==> inputs of run C <==
==> flow/design.v <==
module control_unit(
    input wire [7:0] instr,          
    input wire [2:0] state,          
    input wire zf,                   
    input wire reset,                
    output reg [2:0] next_state,     
    output reg pc_we,                
    output reg pc_sel,               
    output reg pc_jmp_sel,           
    output reg [3:0] pc_offset,      
    output reg addr_sel,             
    output reg [3:0] addr_offset,    
    output reg mem_sel,              
    output reg mem_we,               
    output reg [2:0] alu_opcode,     
    output reg alu_sel_a,            
    output reg alu_sel_b,            
    output reg alu_we,               
    output reg zf_we,                
    output reg ir_we,                
    output reg a_sel,                
    output reg a_we,                 
    output reg b_sel,                
    output reg b_we,                 
    output reg halt                  
);
    localparam ADD    = 3'b000;
    localparam AND    = 3'b001;
    localparam NOT    = 3'b010;
    localparam LOAD   = 3'b011;
    localparam STORE  = 3'b100;
    localparam JUMP   = 3'b101;
    localparam JUMPz  = 3'b110;
    localparam HALT   = 3'b111;
    localparam FETCH      = 3'b000; 
    localparam DECODE     = 3'b001;
    localparam EXECUTE    = 3'b010;
    localparam MEMORY     = 3'b011;
    localparam WRITEBACK  = 3'b100;
    localparam HALT_STATE = 3'b101;
    localparam IDLE       = 3'b110;
    always @(*) begin
        pc_we = 0;               
        pc_sel = 0;              
        pc_jmp_sel = 0;          
        pc_offset = 4'b0000;     
        addr_sel = 0;            
        addr_offset = 4'b0000;   
        mem_sel = 0;             
        mem_we = 0;              
        alu_opcode = 3'b000;     
        alu_sel_a = 0;           
        alu_sel_b = 0;           
        alu_we = 0;              
        zf_we = 0;               
        ir_we = 0;               
        a_sel = 0;               
        a_we = 0;                
        b_sel = 0;               
        b_we = 0;                
        halt = 0;                
        next_state = FETCH;      
        if (reset) begin
            next_state = FETCH;      
        end
        else begin
            case (state)
                FETCH: begin                     
                    next_state = DECODE;         
                    pc_we = 1;                   
                    ir_we = 1;                   
                end
                DECODE: begin    
                    case (instr[7:5])       
                        ADD, AND, NOT, JUMP, JUMPz: begin
                            next_state = EXECUTE;       
                        end
                        LOAD, STORE: begin
                            next_state = MEMORY;
                        end
                        HALT: begin
                            next_state = HALT_STATE;
                        end
                    endcase
                end
                EXECUTE: begin                           
                    case (instr[7:5])
                        ADD, AND: begin
                            alu_opcode = instr[7:5];     
                            alu_sel_a = instr[3];        
                            alu_sel_b = instr[2];        
                            alu_we = 1;                  
                            zf_we = 1;                   
                            next_state = WRITEBACK;
                        end
                        NOT: begin
                            alu_opcode = instr[7:5];     
                            alu_sel_a = instr[3];        
                            alu_we = 1;                  
                            zf_we = 1;                   
                            next_state = WRITEBACK;
                        end
                        JUMP: begin
                            pc_jmp_sel = instr[4];       
                            pc_offset = instr[3:0];      
                            pc_sel = 1;                  
                            pc_we = 1;                   
                            next_state = IDLE;
                        end
                        JUMPz: begin
                            if (zf == 1) begin
                                pc_jmp_sel = instr[4];   
                                pc_offset = instr[3:0];  
                                pc_sel = 1;              
                                pc_we = 1;               
                            end
                            next_state = IDLE;
                        end
                    endcase
                end
                MEMORY: begin                                    
                    case (instr[7:5])
                        LOAD: begin
                            addr_offset = instr[3:0];    
                            addr_sel = 1;                
                            next_state = WRITEBACK;
                        end
                        STORE: begin
                            addr_offset = instr[3:0];    
                            addr_sel = 1;                
                            mem_sel = instr[4];          
                            mem_we = 1;                  
                            next_state = IDLE;
                        end
                    endcase
                end
                WRITEBACK: begin                         
                    case (instr[7:5])
                        ADD, AND, NOT: begin
                            if (instr[4] == 0) begin
                                a_sel = 1;               
                                a_we = 1;                
                            end else begin
                                b_sel = 1;               
                                b_we = 1;                
                            end
                            next_state = FETCH;
                        end
                        LOAD: begin
                            if (instr[4] == 0) begin
                                a_we = 1;            
                            end else begin
                                b_we = 1;            
                            end
                            next_state = FETCH;
                        end
                    endcase
                end 
                HALT_STATE: begin
                    halt = 1;
                    next_state = HALT_STATE;
                end
                IDLE: begin
                    next_state = FETCH;
                end
            endcase
        end
    end
endmodule
module alu(
    input wire [2:0] opcode,         
    input wire [7:0] a,              
    input wire [7:0] b,              
    output reg [7:0] y,              
    output reg zf                    
);
    localparam ADD = 3'b000;         
    localparam AND = 3'b001;         
    localparam NOT = 3'b010;         
always @(*) begin
    zf = 0;
    case (opcode)
        ADD: begin             
            y = a + b;
        end
        AND: begin              
            y = a & b;
        end
        NOT: begin              
            y = ~a;
        end
        default: begin               
            y = 8'b00000000;
        end
    endcase
    if (y == 8'b00000000) begin
        zf = 1;
    end
end
endmodule
module register #(
    parameter WIDTH = 8
)(
    input wire clk,                  
    input wire rst,                  
    input wire we,                   
    input wire [WIDTH-1:0] d,        
    output reg [WIDTH-1:0] q         
);
    always @(posedge clk) begin      
        if (rst) begin
            q <= {WIDTH{1'b0}};      
        end else if (we) begin
            q <= d;                  
        end
    end
endmodule
module mux_2to1 (
    input wire [7:0] in0,    
    input wire [7:0] in1,    
    input wire sel,          
    output wire [7:0] out    
);
    assign out = sel ? in1 : in0;
endmodule
module adder(
    input wire [7:0] a,
    input wire [7:0] b,
    output wire [7:0] sum
);
    assign sum = a + b;
endmodule
module zext(
    input wire [3:0] in,
    output wire [7:0] out
);
assign out = {4'b0000, in};
endmodule
module cpu_8b(
    input wire clk,
    input wire rst,
    output wire halt,
    output wire mem_we,
    output wire [7:0] mem_addr,
    output wire [7:0] mem_wdata,
    input wire [7:0] mem_rdata
);
    wire [7:0] mem_d_i;
    wire [7:0] mem_d_o;
    assign mem_wdata = mem_d_i;
    assign mem_d_o = mem_rdata;
    wire [2:0] alu_opcode;
    wire [7:0] alu_a;
    wire [7:0] alu_b;
    wire a_we;
    wire [7:0] a_reg_i;
    wire [7:0] a_reg_o;
    wire b_we;
    wire [7:0] b_reg_i;
    wire [7:0] b_reg_o;
    wire alu_we;
    wire [7:0] alu_res_next;
    wire [7:0] alu_res;
    wire zf_we;
    wire zf_next;
    wire zf;
    wire ir_we;
    wire [7:0] instr;
    wire [2:0] next_state;
    wire [2:0] state;
    wire pc_we;
    wire [7:0] pc_next;
    wire [7:0] pc;
    wire alu_sel_a;
    wire alu_sel_b;
    wire a_sel;
    wire b_sel;
    wire mem_sel;
    wire [7:0] offset_addr;
    wire addr_sel;
    wire [7:0] addr_offset_zext;
    wire [3:0] addr_offset;
    wire [3:0] pc_offset;
    wire [7:0] pc_offset_zext;
    wire [7:0] inc_pc;
    wire [7:0] new_pc;
    wire pc_sel;
    wire [7:0] jmp_reg_val;
    wire pc_jmp_sel;
    control_unit cpu_control(
        .instr(instr),
        .state(state),
        .zf(zf),
        .reset(rst),
        .next_state(next_state),
        .pc_we(pc_we),
        .pc_sel(pc_sel),
        .pc_jmp_sel(pc_jmp_sel),
        .pc_offset(pc_offset),
        .addr_sel(addr_sel),
        .addr_offset(addr_offset),
        .mem_sel(mem_sel),
        .mem_we(mem_we),
        .alu_opcode(alu_opcode),
        .alu_sel_a(alu_sel_a),
        .alu_sel_b(alu_sel_b),
        .alu_we(alu_we),
        .zf_we(zf_we),
        .ir_we(ir_we),
        .a_sel(a_sel),
        .a_we(a_we),
        .b_sel(b_sel),
        .b_we(b_we),
        .halt(halt)
    );
    alu alu_unit(
        .opcode(alu_opcode),
        .a(alu_a),
        .b(alu_b),
        .y(alu_res_next),
        .zf(zf_next)
    );
    register #(.WIDTH(8)) a_register(
        .clk(clk),
        .rst(rst),
        .we(a_we),
        .d(a_reg_i),
        .q(a_reg_o)
    );
    register #(.WIDTH(8)) b_register(
        .clk(clk),
        .rst(rst),
        .we(b_we),
        .d(b_reg_i),
        .q(b_reg_o)
    );
    register #(.WIDTH(8)) alu_register(
        .clk(clk),
        .rst(rst),
        .we(alu_we),
        .d(alu_res_next),
        .q(alu_res)
    );
    register #(.WIDTH(1)) zf_register(
        .clk(clk),
        .rst(rst),
        .we(zf_we),
        .d(zf_next),
        .q(zf)
    );
    register #(.WIDTH(8)) instruction_register(
        .clk(clk),
        .rst(rst),
        .we(ir_we),
        .d(mem_d_o),
        .q(instr)
    );
    register #(.WIDTH(3)) state_register(
        .clk(clk),
        .rst(rst),
        .we(1'b1),
        .d(next_state),
        .q(state)
    );
    register #(.WIDTH(8)) program_counter(
        .clk(clk),
        .rst(rst),
        .we(pc_we),
        .d(pc_next),
        .q(pc)
    );
    mux_2to1 alu_a_mux(
        .in0(a_reg_o),
        .in1(b_reg_o),
        .sel(alu_sel_a),
        .out(alu_a)
    );
    mux_2to1 alu_b_mux(
        .in0(a_reg_o),
        .in1(b_reg_o),
        .sel(alu_sel_b),
        .out(alu_b)
    );
    mux_2to1 a_register_mux(
        .in0(mem_d_o),
        .in1(alu_res),
        .sel(a_sel),
        .out(a_reg_i)
    );
    mux_2to1 b_register_mux(
        .in0(mem_d_o),
        .in1(alu_res),
        .sel(b_sel),
        .out(b_reg_i)
    );
    mux_2to1 mem_data_mux(
        .in0(a_reg_o),
        .in1(b_reg_o),
        .sel(mem_sel),
        .out(mem_d_i)
    );
    mux_2to1 mem_addr_mux(
        .in0(pc),
        .in1(offset_addr),
        .sel(addr_sel),
        .out(mem_addr)
    );
    adder addr_adder(
        .a(addr_offset_zext),
        .b(pc),
        .sum(offset_addr)
    );
    zext addr_zext(
        .in(addr_offset),
        .out(addr_offset_zext)
    );
    zext pc_zext(
        .in(pc_offset),
        .out(pc_offset_zext)
    );
    mux_2to1 pc_mux(
        .in0(inc_pc),
        .in1(new_pc),
        .sel(pc_sel),
        .out(pc_next)
    );
    adder inc_pc_adder(
        .a(pc),
        .b(8'b00000001),
        .sum(inc_pc)
    );
    adder new_pc_adder(
        .a(pc_offset_zext),
        .b(jmp_reg_val),
        .sum(new_pc)
    );
    mux_2to1 jump_mux(
        .in0(a_reg_o),
        .in1(b_reg_o),
        .sel(pc_jmp_sel),
        .out(jmp_reg_val)
    );
endmodule
==> flow/run.sh <==
#!/bin/bash
# the make line also repeats each setting of config.mk as NAME=value (left out here)
make -C /OpenROAD-flow-scripts/flow DESIGN_CONFIG=/design/flow/config.mk WORK_HOME=/design/flow/orfs CLKGATE_MAP_FILE= finish
==> flow/config.mk <==
export PLATFORM = sky130hd
export DESIGN_NAME = cpu_8b
export DESIGN_NICKNAME = cpu_8b
export VERILOG_FILES = /design/flow/design.v
export SDC_FILE = /design/flow/constraint.sdc
export NUM_CORES = 4
export LEC_CHECK = 0
export ABC_AREA = 1
export CAP_MARGIN = 40
export CORE_MARGIN = 2
export CORE_UTILIZATION = 67
export CTS_CLUSTER_SIZE = 74
export SETUP_SLACK_MARGIN = -0.01
export SLEW_MARGIN = 20
==> flow/constraint.sdc <==
create_clock -name core_clock -period 3.0 [get_ports {clk}]
set_input_delay 0.6000 -clock core_clock [delete_from_list [all_inputs] [get_ports {clk}]]
set_output_delay 0.6000 -clock core_clock [all_outputs]
set_load 0.01 [all_outputs]
==> run H (differences from run C) <==
Settings changed: CAP_MARGIN 40 to 20, CORE_ASPECT_RATIO from default to 0.5, CORE_UTILIZATION 67 to 63, CTS_CLUSTER_DIAMETER from default to 177, CTS_CLUSTER_SIZE 74 to 100, PLACE_DENSITY from default to 0.84, SETUP_SLACK_MARGIN -0.01 to default, TNS_END_PERCENT from default to 5.
==> flow/constraint.sdc (replaced) <==
create_clock -name core_clock -period 5.0 [get_ports {clk}]
set_input_delay 1.0000 -clock core_clock [delete_from_list [all_inputs] [get_ports {clk}]]
set_output_delay 1.0000 -clock core_clock [all_outputs]
set_load 0.01 [all_outputs]
==> run K (differences from run C) <==
Settings changed: CORE_UTILIZATION 67 to 68, CTS_CLUSTER_DIAMETER from default to 105.
==> run Y (differences from run C) <==
Settings changed: ABC_AREA 1 to default, CAP_MARGIN 40 to 35, CORE_UTILIZATION 67 to 72, CTS_CLUSTER_SIZE 74 to default, HOLD_SLACK_MARGIN from default to 0.04, MAX_ROUTING_LAYER from default to met4, SETUP_SLACK_MARGIN -0.01 to -0.27.
==> flow/constraint.sdc (replaced) <==
create_clock -name core_clock -period 4.1 [get_ports {clk}]
set_input_delay 0.8200 -clock core_clock [delete_from_list [all_inputs] [get_ports {clk}]]
set_output_delay 0.8200 -clock core_clock [all_outputs]
set_load 0.01 [all_outputs]
==> comparison table <==
Outcome: run C failed layout checks; run Y failed layout checks; run H timing/DRC/antenna clean; run K failed layout checks
Layout check failures: run C setup timing; run Y setup timing; run H -; run K setup timing
Inverter tally of the final layout excluding the clock network: run C 89; run Y 22; run H 89; run K 89
Pin count of the biggest net entering global routing: run C 25; run Y 36; run H 30; run K 22
Yosys cell count: run C 573; run Y 462; run H 573; run K 573
Clock Buffer Count: run C 5; run Y 6; run H 7; run K 6
Compound-Gate Fraction of Synth Area: run C 16.32%; run Y 18.77%; run H 16.32%; run K 16.32%
Length of routed met3 wiring: run C 1.562 mm; run Y 1.410 mm; run H 637 um; run K 2.278 mm
Total track usage: run C 40.29%; run Y 43.59%; run H 30.49%; run K 42.66%
Int Pwr: run C 0.001304 W; run Y 0.0008346 W; run H 0.0007804 W; run K 0.001244 W
Number of inserted filler cells in the final layout: run C 228; run Y 212; run H 484; run K 216
Data arrival time of the critical path: run C 2.60 ns; run Y 4.40 ns; run H 3.68 ns; run K 3.56 ns
Reported combinational group power: run C 0.000901 W; run Y 0.000470 W; run H 0.000380 W; run K 0.000942 W
Total Routed Length: run C 14.13 mm; run Y 12.14 mm; run H 9.306 mm; run K 15.57 mm
Final weighted congestion in routability-driven placement: run C 0.9592; run Y 1.085; run H 0.8974; run K 0.9690
RSZ-0062 raised after global routing: run C true; run Y -; run H false; run K true
Initial DRC count: run C 808; run Y 529; run H 319; run K 815
Xor/xnor share of the synthesized area: run C 2.629%; run Y 4.555%; run H 2.629%; run K 2.629%
Area overhead of the layout relative to synthesis: run C 30.25%; run Y 20.79%; run H 13.35%; run K 28.20%
Crit Path Category: run C reg -> out; run Y in -> reg; run H in -> out; run K reg -> reg
Worst slack at placement: run C -0.7196 ns; run Y -0.4677 ns; run H 0.3366 ns; run K -0.6959 ns
Chip area from the yosys synthesis statistics: run C 3665 um2; run Y 3654 um2; run H 3665 um2; run K 3665 um2
Core region area: run C 5205 um2; run Y 4817 um2; run H 5539 um2; run K 5140 um2
Die Area: run C 6078 um2; run Y 5660 um2; run H 6480 um2; run K 5992 um2
Leak Pwr: run C 2.325 nW; run Y 1.931 nW; run H 1.908 nW; run K 2.230 nW
Power figures rest on the tool's default switching activity, not on a simulated workload.
